## run 1
Design APB_TOP, start of the top module:
module APB_TOP(
    input PCLK, PRESETn,
    input ST, WEN,
    input [8:0] APB_WADRS, APB_RADRS,
    input [7:0] APB_WDATA,
    output [7:0] APB_RDATA_OUT,
    output PSLVERR
);
    wire PSEL, PENABLE, PWRITE, PREADY;
    wire [8:0] PADDR;
    wire [7:0] PWDATA, PRDATA;
    APB_MASTER MASTER_INST (
        .PCLK(PCLK),
        .PRESETn(PRESETn),
        .PREADY(PREADY),
        .ST(ST),
        .WEN(WEN),
        .APB_WADRS(APB_WADRS),
        .APB_RADRS(APB_RADRS),
        .APB_WDATA(APB_WDATA),
        .PRDATA(PRDATA),
        .PSEL(PSEL),
        .PLSVERR(PSLVERR),
        .PENABLE(PENABLE),
        .PWRITE(PWRITE),
        .PADDR(PADDR),
        .PWDATA(PWDATA),
        .APB_RDATA_OUT(APB_RDATA_OUT)
    );
    APB_SLAVE SLAVE_INST (
        .PCLK(PCLK),
        .PRESETn(PRESETn),
        .PSEL(PSEL),
        .PENABLE(PENABLE),
        .PWRITE(PWRITE),
        .PADDR(PADDR[7:0]),  
        .PWDATA(PWDATA),
        .PRDATA(PRDATA),
        .PREADY(PREADY)
    );
endmodule
make LEC_CHECK=0 CAP_MARGIN=10 CORE_MARGIN=2 CORE_UTILIZATION=70 CTS_CLUSTER_SIZE=27 HOLD_SLACK_MARGIN=-0.1 SETUP_SLACK_MARGIN=0.55 SLEW_MARGIN=20 finish   # period 2.12 ns
run.sh (not shown) runs the stock make flow with config.mk's settings and CLKGATE_MAP_FILE=.
FAIL run 1 @ global routing: tool exited with error
The following lists how run 2 was set up differently from run 1:
- a change of CAP_MARGIN from 10 to 20
- a change of SETUP_SLACK_MARGIN from 0.55 to 0.59
- a change of CTS_CLUSTER_SIZE from 27 to 40
- a change of the clock period (ns, I/O delays scaled along) from 2.12 to 2.07
Findings:
- Of run 2 and run 1, it is run 2 that has the lower HPWL after detailed placement.
- As far as width of the chip goes, run 2 and run 1 are indistinguishable; the numbers are identical.
- Finished, but not clean: run 2, with negative setup slack.
- On area after synthesis, run 2 tracks run 1 almost exactly.
- Compared with run 1, in run 2 number of gates resized after cts now sits lower; area enclosed by the die boundary now sits at about the same level; total placed instance area fell 2.7%; share of synthesized cell area in full adder, half adder and majority cells saw little to no change.
Edits applied to the flow inputs when going from run 2 to run 3:
- HOLD_SLACK_MARGIN no longer set, was -0.1
- SETUP_SLACK_MARGIN now 0.39, was 0.59
- CORE_UTILIZATION now 72, was 70
- ABC_AREA now 1, previously not set
- CTS_CLUSTER_SIZE no longer set, was 40
- the clock period (ns, I/O delays scaled along) now 1.95, was 2.07
Results
- Run 3: flow complete, layout not clean; failing: negative setup slack
- [compare] base=run 2 new=run 3: placement row count went up, final core utilization went up, met3 routing resource usage after global routing went up, number of setup buffers added after CTS went up, clock transition at the register clock pins on the worst setup and hold paths after CTS did not really move.
- For run 2, the highest-delay cell along the critical path was sky130_fd_sc_hd__mux4_2, unlike run 3, where it was sky130_fd_sc_hd__dfxtp_4.

---

== alpha ==
Starting RTL as in the previous note.
Design APB_TOP, start of the top module:
module APB_TOP(
    input PCLK, PRESETn,
    input ST, WEN,
    input [8:0] APB_WADRS, APB_RADRS,
    input [7:0] APB_WDATA,
    output [7:0] APB_RDATA_OUT,
    output PSLVERR
);
clock: 1.2 ns
lec_check: 0
cap_margin: 20
core_aspect_ratio: 1.57
core_margin: 2
core_utilization: 72
cts_cluster_size: 32
gpl_routability_driven: 0
place_density_lb_addon: 0.0
setup_slack_margin: 0.35
slew_margin: 20
[alpha] flow finished | final checks: failed | reasons: setup timing
diff inputs: alpha => beta
- SETUP_SLACK_MARGIN removed (was 0.35)
- GPL_ROUTABILITY_DRIVEN removed (was 0)
- CTS_CLUSTER_SIZE removed (was 32)
- CORE_UTILIZATION changed from 72 to 71
- PLACE_DENSITY_LB_ADDON changed from 0.0 to 0.01
- CORE_ASPECT_RATIO removed (was 1.57)
- the clock period (ns, I/O delays scaled along) changed from 1.2 to 2.22
==> comparison <==
- beta: all stages done; final checks FAILED (setup timing).
- Although alpha finished all stages, its layout failed final checks on setup timing.
- beta: combinational gate area lower than alpha
- Total power of beta is lower than that of alpha.
- For beta, the slowest library cell on the worst path was sky130_fd_sc_hd__dfxtp_4, unlike alpha, where it was sky130_fd_sc_hd__mux2i_1.
- Summary of beta over alpha: setup slack has increased; met3 routed wirelength has decreased.
diff inputs: beta => gamma
- an added SETUP_SLACK_MARGIN of 0.58
- an added ABC_AREA of 1
- an added CTS_CLUSTER_DIAMETER of 399
- a change of CORE_UTILIZATION from 71 to 72
- a deleted PLACE_DENSITY_LB_ADDON that had been 0.01
- a change of the clock period (ns, I/O delays scaled along) from 2.22 to 1.95
Notes after the runs:
Height of the chip: gamma higher than beta
gamma ends up with higher number of standard cells after synthesis than beta does.
Measured against each other, gamma and beta differ in post-synthesis instance area, the higher figure coming from gamma.
Across both runs, synthesized area per cell was lower for gamma than for beta.
The number of placed instances, taps included of gamma exceeds that of beta by 47%.
gamma: aborted in clock tree synthesis (4_1_cts) (tool error)
> inputs changed (gamma -> delta)
- ABC_AREA no longer set, was 1
- SETUP_SLACK_MARGIN now 1.0, was 0.58
- CTS_CLUSTER_DIAMETER no longer set, was 399
- CORE_UTILIZATION now 40, was 72
- the clock period (ns, I/O delays scaled along) now 2.47, was 1.95
==> comparison <==
Comparing delta with gamma, the fraction of the mapped netlist area in adder cells came out essentially unchanged. Looking at register share after synthesis across delta and gamma, the one that comes out lower is gamma. Compared with gamma, delta shows floorplan-stage core utilization lower by 33 points. The run showing the greater chip area line of the yosys report is gamma. Measured against delta, the number of distinct library cells after synthesis of gamma comes out at 0.63 times the reference value. The lower instance count of the mapped netlist of delta and gamma is in delta. Looking only at number of cells in the yosys synthesis report, and setting everything else aside, the higher value of delta and gamma goes to gamma. Although delta finished all stages, its layout failed final checks on setup timing.

---

APB_TOP again, from the RTL that the note above started with.
make LEC_CHECK=0 CAP_MARGIN=5 CELL_PAD_IN_SITES_DETAIL_PLACEMENT=2 CORE_MARGIN=2 CORE_UTILIZATION=46 GPL_ROUTABILITY_DRIVEN=0 MIN_ROUTING_LAYER=met2 SETUP_SLACK_MARGIN=1.0 SLEW_MARGIN=20 TNS_END_PERCENT=5 finish   # period 2.7 ns
The baseline produced a layout that fails on negative setup slack.
Rerun with:
--- a/flow/config.mk
+++ b/flow/config.mk
@@ -7,10 +7,14 @@
 export LEC_CHECK = 0
+export ABC_AREA = 0
 export CAP_MARGIN = 5
-export CELL_PAD_IN_SITES_DETAIL_PLACEMENT = 2
+export CELL_PAD_IN_SITES_DETAIL_PLACEMENT = 0
+export CORE_ASPECT_RATIO = 1.72
 export CORE_MARGIN = 2
 export CORE_UTILIZATION = 46
+export CTS_CLUSTER_DIAMETER = 294
 export GPL_ROUTABILITY_DRIVEN = 0
-export MIN_ROUTING_LAYER = met2
+export HOLD_SLACK_MARGIN = -0.1
+export MIN_ROUTING_LAYER = met1
 export SETUP_SLACK_MARGIN = 1.0
-export SLEW_MARGIN = 20
+export SLEW_MARGIN = 5
 export TNS_END_PERCENT = 5
- This time the run produced a clean layout
- die size barely changes
- global-route usage falls by 28 points
- setup slack is better by 0.62 ns
- total power shrinks by 13%
- critical path depth does not change
- sequential power goes down by about 0.4%
- synthesized cell count stays the same
- clock-buffer cell count fell by 15
- clock skew went down by 0.022 ns
- register-to-register slack gains 0.62 ns
Rerun with:
==> flow/config.mk (replaced) <==
export PLATFORM = sky130hd
export DESIGN_NAME = APB_TOP
export DESIGN_NICKNAME = APB_TOP
export VERILOG_FILES = /design/flow/design.v
export SDC_FILE = /design/flow/constraint.sdc
export NUM_CORES = 4
export LEC_CHECK = 0
export ABC_AREA = 1
export CAP_MARGIN = 0
export CELL_PAD_IN_SITES_GLOBAL_PLACEMENT = 3
export CORE_ASPECT_RATIO = 0.66
export CORE_MARGIN = 5
export CORE_UTILIZATION = 40
export CTS_CLUSTER_SIZE = 71
export GPL_TIMING_DRIVEN = 0
export HOLD_SLACK_MARGIN = 0.03
export MAX_ROUTING_LAYER = met4
export MIN_ROUTING_LAYER = met2
export PLACE_DENSITY_LB_ADDON = 0.24
export SLEW_MARGIN = 40
export TNS_END_PERCENT = 80
Effect: With this change the flow died in global routing. Synthesized cell count came out higher by well over a third. Die size came out higher by a quarter to a third. Area after synthesis came out higher by a few percent.
Rerun with:
==> flow/config.mk (replaced) <==
export PLATFORM = sky130hd
export DESIGN_NAME = APB_TOP
export DESIGN_NICKNAME = APB_TOP
export VERILOG_FILES = /design/flow/design.v
export SDC_FILE = /design/flow/constraint.sdc
export NUM_CORES = 4
export LEC_CHECK = 0
export ABC_AREA = 0
export CAP_MARGIN = 5
export CELL_PAD_IN_SITES_DETAIL_PLACEMENT = 2
export CORE_MARGIN = 2
export CORE_UTILIZATION = 46
export CTS_CLUSTER_DIAMETER = 294
export GPL_ROUTABILITY_DRIVEN = 0
export HOLD_SLACK_MARGIN = -0.1
export MIN_ROUTING_LAYER = met1
export SETUP_SLACK_MARGIN = 1.0
export SLEW_MARGIN = 20
export TNS_END_PERCENT = 5
After rerunning:
- The changed run reached the layout checks and failed them: negative setup slack
- area after synthesis falls by 5.0%
- die size falls by 21%
- synthesized cell count falls by 44%

---

== exp/willow ==
The RTL this note starts from:
==> flow/design.v <==
module APB_MASTER(PCLK,PRESETn,PREADY,ST,WEN,APB_WADRS,APB_RADRS,APB_WDATA,PRDATA,PSEL,PLSVERR,PENABLE,PWRITE,PADDR,PWDATA,APB_RDATA_OUT);
input ST,WEN;
input [8:0] APB_WADRS,APB_RADRS;
input [7:0] APB_WDATA;
output [7:0] APB_RDATA_OUT;
input PCLK,PRESETn,PREADY;
input [7:0] PRDATA;
output reg PSEL,PLSVERR;
output reg PENABLE,PWRITE;
output reg [8:0] PADDR;
output reg [7:0] PWDATA;
reg [1:0] PS,NS;
localparam  IDLE=2'b00,
            SETUP=2'b01,
            ACCESS=2'b10;
reg setup_error;
reg invalid_setup_error;
reg [7:0] rdata;
assign APB_RDATA_OUT = rdata;
always @(posedge PCLK)
begin
    if(!PRESETn)
        PS<=IDLE;
    else
        PS<=NS;
end
always @(*)
begin
    case(PS)
        IDLE:
        begin
            if(ST)
            begin
                NS=SETUP;
            end
            else
            begin
                NS=IDLE;
            end
        end
        SETUP:
        begin
            NS=ACCESS;
        end
        ACCESS:
        begin
            if(!PREADY)
                NS=ACCESS;
            else
            begin
                if(ST)
                    NS=SETUP;
                else
                    NS=IDLE;
            end
        end
        default:NS=IDLE;
    endcase
end
always @(posedge PCLK)
begin
    if(!PRESETn)
    begin
        PSEL     <= 0;
        PENABLE  <= 0;
        PWRITE   <= 0;
        PADDR    <= 0;
        PWDATA   <= 0;
    end
    else
    case(NS)
        IDLE:
        begin
            PSEL     <= 0;
            PENABLE  <= 0;
            PWRITE   <= 0;
            PADDR    <= 0;
            PWDATA   <= 0;
        end
        SETUP:
        begin
            PSEL    <= 1;
            PENABLE <= 0;
            PWRITE  <= WEN;
            PADDR   <= WEN ? APB_WADRS : APB_RADRS;
            PWDATA  <= APB_WDATA;
        end
        ACCESS:
        begin
            PSEL    <= 1;
            PENABLE <= 1;
        end
        default:
        begin
            PSEL     <= 0;
            PENABLE  <= 0;
            PWRITE   <= 0;
            PADDR    <= 0;
            PWDATA   <= 0;
        end
    endcase
end
always @(posedge PCLK)
begin
    if(!PRESETn)
        rdata <= 0;
    else if (PS == ACCESS && !PWRITE && PREADY)
        rdata <= PRDATA;
end
always @(*)
begin
    if (PADDR > 9'h03F)
        setup_error = 1'b1;
    else
        setup_error = 1'b0;
    invalid_setup_error = setup_error;
end
always @(posedge PCLK)
begin
    if(!PRESETn)
        PLSVERR <= 0;
    else
        PLSVERR <= invalid_setup_error;
end
endmodule
module APB_SLAVE(
 input PCLK,PRESETn,
 input PSEL,PENABLE,PWRITE,
 input [7:0]PADDR,PWDATA,
 output [7:0]PRDATA,
 output reg PREADY );
reg [7:0] mem [0:63];
assign PRDATA = (PADDR < 8'd64) ? mem[PADDR[5:0]] : 8'h00;
always @(*)
begin
 if(!PRESETn)
      PREADY = 0;
 else if(PSEL && PENABLE)
      PREADY = 1;
 else
      PREADY = 0;
end
always @(posedge PCLK)
begin
 if(PREADY && PWRITE && (PADDR < 8'd64))
      mem[PADDR[5:0]] <= PWDATA;
end
endmodule
module APB_TOP(
    input PCLK, PRESETn,
    input ST, WEN,
    input [8:0] APB_WADRS, APB_RADRS,
    input [7:0] APB_WDATA,
    output [7:0] APB_RDATA_OUT,
    output PSLVERR
);
    wire PSEL, PENABLE, PWRITE, PREADY;
    wire [8:0] PADDR;
    wire [7:0] PWDATA, PRDATA;
    APB_MASTER MASTER_INST (
        .PCLK(PCLK),
        .PRESETn(PRESETn),
        .PREADY(PREADY),
        .ST(ST),
        .WEN(WEN),
        .APB_WADRS(APB_WADRS),
        .APB_RADRS(APB_RADRS),
        .APB_WDATA(APB_WDATA),
        .PRDATA(PRDATA),
        .PSEL(PSEL),
        .PLSVERR(PSLVERR),
        .PENABLE(PENABLE),
        .PWRITE(PWRITE),
        .PADDR(PADDR),
        .PWDATA(PWDATA),
        .APB_RDATA_OUT(APB_RDATA_OUT)
    );
    APB_SLAVE SLAVE_INST (
        .PCLK(PCLK),
        .PRESETn(PRESETn),
        .PSEL(PSEL),
        .PENABLE(PENABLE),
        .PWRITE(PWRITE),
        .PADDR(PADDR[7:0]),  
        .PWDATA(PWDATA),
        .PRDATA(PRDATA),
        .PREADY(PREADY)
    );
endmodule
clock: 1.2 ns
lec_check: 0
cap_margin: 20
core_margin: 2
core_utilization: 72
cts_cluster_size: 32
place_density_lb_addon: 0.0
setup_slack_margin: 0.35
slew_margin: 20
As the logs show, exp/willow stopped at 5_1_grt after a tool error, so it never reached the end of the flow.
> inputs changed (exp/willow -> exp/yarrow)
# exp/willow
export LEC_CHECK = 0
export CAP_MARGIN = 20
export CORE_MARGIN = 2
export CORE_UTILIZATION = 72
export CTS_CLUSTER_SIZE = 32
export PLACE_DENSITY_LB_ADDON = 0.0
export SETUP_SLACK_MARGIN = 0.35
export SLEW_MARGIN = 20
create_clock -name core_clock -period 1.2 [get_ports {PCLK}]
# exp/yarrow
export LEC_CHECK = 0
export ABC_AREA = 1
export CAP_MARGIN = 20
export CORE_MARGIN = 2
export CORE_UTILIZATION = 71
export CTS_CLUSTER_DIAMETER = 398
export PLACE_DENSITY_LB_ADDON = 0.01
export SETUP_SLACK_MARGIN = 0.4
export SLEW_MARGIN = 20
export TNS_END_PERCENT = 5
create_clock -name core_clock -period 1.39 [get_ports {PCLK}]
Notes after the runs:
- exp/yarrow completed end to end; final checks failed (setup timing).
- Average cell area after synthesis shrinks by more than a quarter when moving from exp/willow to exp/yarrow.
- Measured against exp/yarrow, the count of instantiated cells in the yosys netlist of exp/willow comes out at 0.56 times the reference value.
- For the die width, exp/yarrow came in 3.2% higher than exp/willow did.
- exp/yarrow against exp/willow: post-synthesis instance total climbed 79%, area share of and/or/nand/nor cells after synthesis climbed 20 points, summed instance area of the synthesized netlist climbed 5.2%, number of distinct standard cells referenced by the synthesized netlist dropped 14, die size climbed 6.6%.
- On net count of the mapped netlist: between exp/willow and exp/yarrow, it ends up lower for exp/willow.
- Going from exp/willow to exp/yarrow, final RePlAce weighted congestion grows by 12%.
Input-level comparison between exp/cedar and exp/yarrow:
# exp/yarrow
export LEC_CHECK = 0
export ABC_AREA = 1
export CAP_MARGIN = 20
export CORE_MARGIN = 2
export CORE_UTILIZATION = 71
export CTS_CLUSTER_DIAMETER = 398
export PLACE_DENSITY_LB_ADDON = 0.01
export SETUP_SLACK_MARGIN = 0.4
export SLEW_MARGIN = 20
export TNS_END_PERCENT = 5
create_clock -name core_clock -period 1.39 [get_ports {PCLK}]
# exp/cedar
export LEC_CHECK = 0
export ABC_AREA = 1
export CAP_MARGIN = 5
export CORE_MARGIN = 2
export CORE_UTILIZATION = 72
export CTS_CLUSTER_SIZE = 23
export SETUP_SLACK_MARGIN = 0.62
export SLEW_MARGIN = 40
create_clock -name core_clock -period 2.26 [get_ports {PCLK}]
### Flow results
- exp/cedar ran to completion and came out clean on the timing, design-rule and antenna checks.
- exp/yarrow -> exp/cedar: flip-flop and latch area flat
- Relative to exp/yarrow, combinational share of power has gone down in exp/cedar.
- Relative to exp/yarrow, the final cell area reported for exp/cedar is lower.
- From exp/yarrow to exp/cedar the numbers moved as follows: insertion delay to the later sink of the worst-skew pair has decreased, total power shows a reduction of about 40%.
Power and IR drop assume default switching activity.
